==> flow/design.v (excerpt) <==
module calculator(
	input newkey,
	input [4:0] keycode,
	input clk,
	input rst,
	output reg [19:0] x,
	output reg led							 
	);
Settings: LEC_CHECK=0, CAP_MARGIN=20, CORE_MARGIN=3, CORE_UTILIZATION=45, CTS_CLUSTER_SIZE=10, PLACE_DENSITY=0.74, SETUP_SLACK_MARGIN=0.31, SLEW_MARGIN=20; clock period 5.61 ns.
run.sh (not shown) runs the stock make flow with config.mk's settings and CLKGATE_MAP_FILE=.
The first run ran to the end with violations: setup timing.
Then changed:
Settings changed: CORE_MARGIN 3 to 2, CORE_UTILIZATION 45 to 17, CTS_CLUSTER_SIZE 10 to default, PLACE_DENSITY 0.74 to default, SETUP_SLACK_MARGIN 0.31 to default.
Clock period 5.61 ns to 12.2 ns, I/O delays scaled along.
The new run went through all stages and came out clean.
Design area falls by 9.7%.
Flip-flop count does not change.
Combinational power drops by about 70%.
Utilization drops by 37 points.
Global-route usage went down by 17 points.
Clock power went down by about 60%.
Clock-buffer cell count stays the same.
Then changed:
Settings changed: CORE_UTILIZATION 17 to 65.
Clock period 12.2 ns to 8.22 ns, I/O delays scaled along.
Result: Sequential share of layout area came out higher by 0.30 points; wire length came out lower slightly; design area came out lower by a few percent; worst setup slack gets worse by 3.7 ns; clock power came out higher by well over a third; die area came out lower by well over a third; non-clock buffer count came out higher by 7.
Then changed:
Settings changed: CORE_UTILIZATION 65 to 40.
Clock period 8.22 ns to 7.87 ns, I/O delays scaled along.
What happened:
- sequential power rises by a few percent
- first-iteration DRC count came out lower by a few percent
- area after synthesis is unchanged

---

run A:
Starting RTL as in the previous note.
Settings: LEC_CHECK=0, CAP_MARGIN=20, CORE_ASPECT_RATIO=1.42, CORE_MARGIN=2, CORE_UTILIZATION=72, CTS_CLUSTER_DIAMETER=28, HOLD_SLACK_MARGIN=-0.09, MAX_ROUTING_LAYER=met4, MIN_ROUTING_LAYER=met1, PLACE_DENSITY_LB_ADDON=0.01, SETUP_SLACK_MARGIN=1.23, SLEW_MARGIN=15, TNS_END_PERCENT=40; clock period 7.13 ns.
Run A: flow completed, timing, DRC and antenna clean
Edits applied to the flow inputs when going from run A to run B:
- CORE_UTILIZATION now 36, was 72
- CTS_CLUSTER_DIAMETER now 333, was 28
- HOLD_SLACK_MARGIN now 0.12, was -0.09
- SETUP_SLACK_MARGIN now 3.1, was 1.23
- PLACE_DENSITY_LB_ADDON no longer set, was 0.01
- the clock period (ns, I/O delays scaled along) now 13.3, was 7.13
==> results <==
Every run (run B and run A) finished clean.
Looking at final area, run B sits below run A.
Diff run A..run B | later-pin clock latency in the skew report | negligible
Going from run A to run B, signed area change from the synthesized netlist to the final layout shrinks by 5.5 points.
From run A to run B the numbers moved as follows: buffer count excluding the clock tree in the final layout shrank by about 64%, end-of-flow core utilization went down 43 points, worst hold slack dropped 95 ps.
In the flow results for run B and run A, the clock power share is larger on run A.
Taking run B over run A, the power of the combinational group ratio works out to 0.45.
Here is what was changed in the inputs of run C compared with run B.
- swapping 3.1 for 0.05 in SETUP_SLACK_MARGIN
- swapping 36 for 63 in CORE_UTILIZATION
- putting CTS_CLUSTER_SIZE at 98 where nothing was set
- putting ABC_AREA at 1 where nothing was set
- putting PLACE_DENSITY at 0.35 where nothing was set
Results
Going from run B to run C, number of global-route vias before repair grew by more than 10%. The run showing the greater logic depth of the worst setup path including buffers is run C. Summary of run C over run B: number of non-clock inverters now sits higher, mux share of post-synthesis cell area fell by 0.63 points, overall chip area went down by 39%, total number of vias grew by about 17%, chip height decreased 56 µm. Total of clock buffers placed in the layout ends up higher on run C. Compared to run B, the routing of run C uses more wire. Setup WNS run B -> run C: better.
The inputs of run D differ from those of run C as listed below.
- ABC_AREA: 1 -> unset
- CORE_UTILIZATION: 63 -> 65
- PLACE_DENSITY: 0.35 -> unset
- CTS_CLUSTER_SIZE: 98 -> unset
- SETUP_SLACK_MARGIN: 0.05 -> -0.32
[summary]
Taking run C as the reference point, the met2 capacity usage during global routing of run D falls by 1.4 points. Run D vs. run C: clock latency reported for the late side of the worst-skew pair was more or less identical, half-perimeter wire length of the detailed placement result down 12%, largest vdd supply drop grew by about 17%, minimum setup slack in the final design fell by 740 ps. Summary of run D over run C: number of well taps decreased 14%; wire length of the first global-routing pass decreased 12%; internal power contribution decreased about 3%; share of synthesized cell area in full adder, half adder and majority cells increased 3.0 points.
[inputs] run E vs run D
- CTS_CLUSTER_SIZE: unset -> 75
- CORE_UTILIZATION: 65 -> 72
- ABC_AREA: unset -> 1
- GPL_ROUTABILITY_DRIVEN: unset -> 0
- TNS_END_PERCENT: 40 -> 5
## What came out
Run D | stages: all done | timing, DRC, antenna: all pass. Run E ended with every stage complete and zero timing, DRC or antenna violations. From run D to run E the numbers moved as follows: design area climbed 5.6%; number of cells on the critical path climbed 8; simple-gate portion of the synthesized area climbed 4.3 points. Run E vs run D — total via count in the routed design rose 2349. Higher final clock period utilization by the worst path among run D and run E: run D.
No activity file was given, so power comes from the tool's default toggle rates.
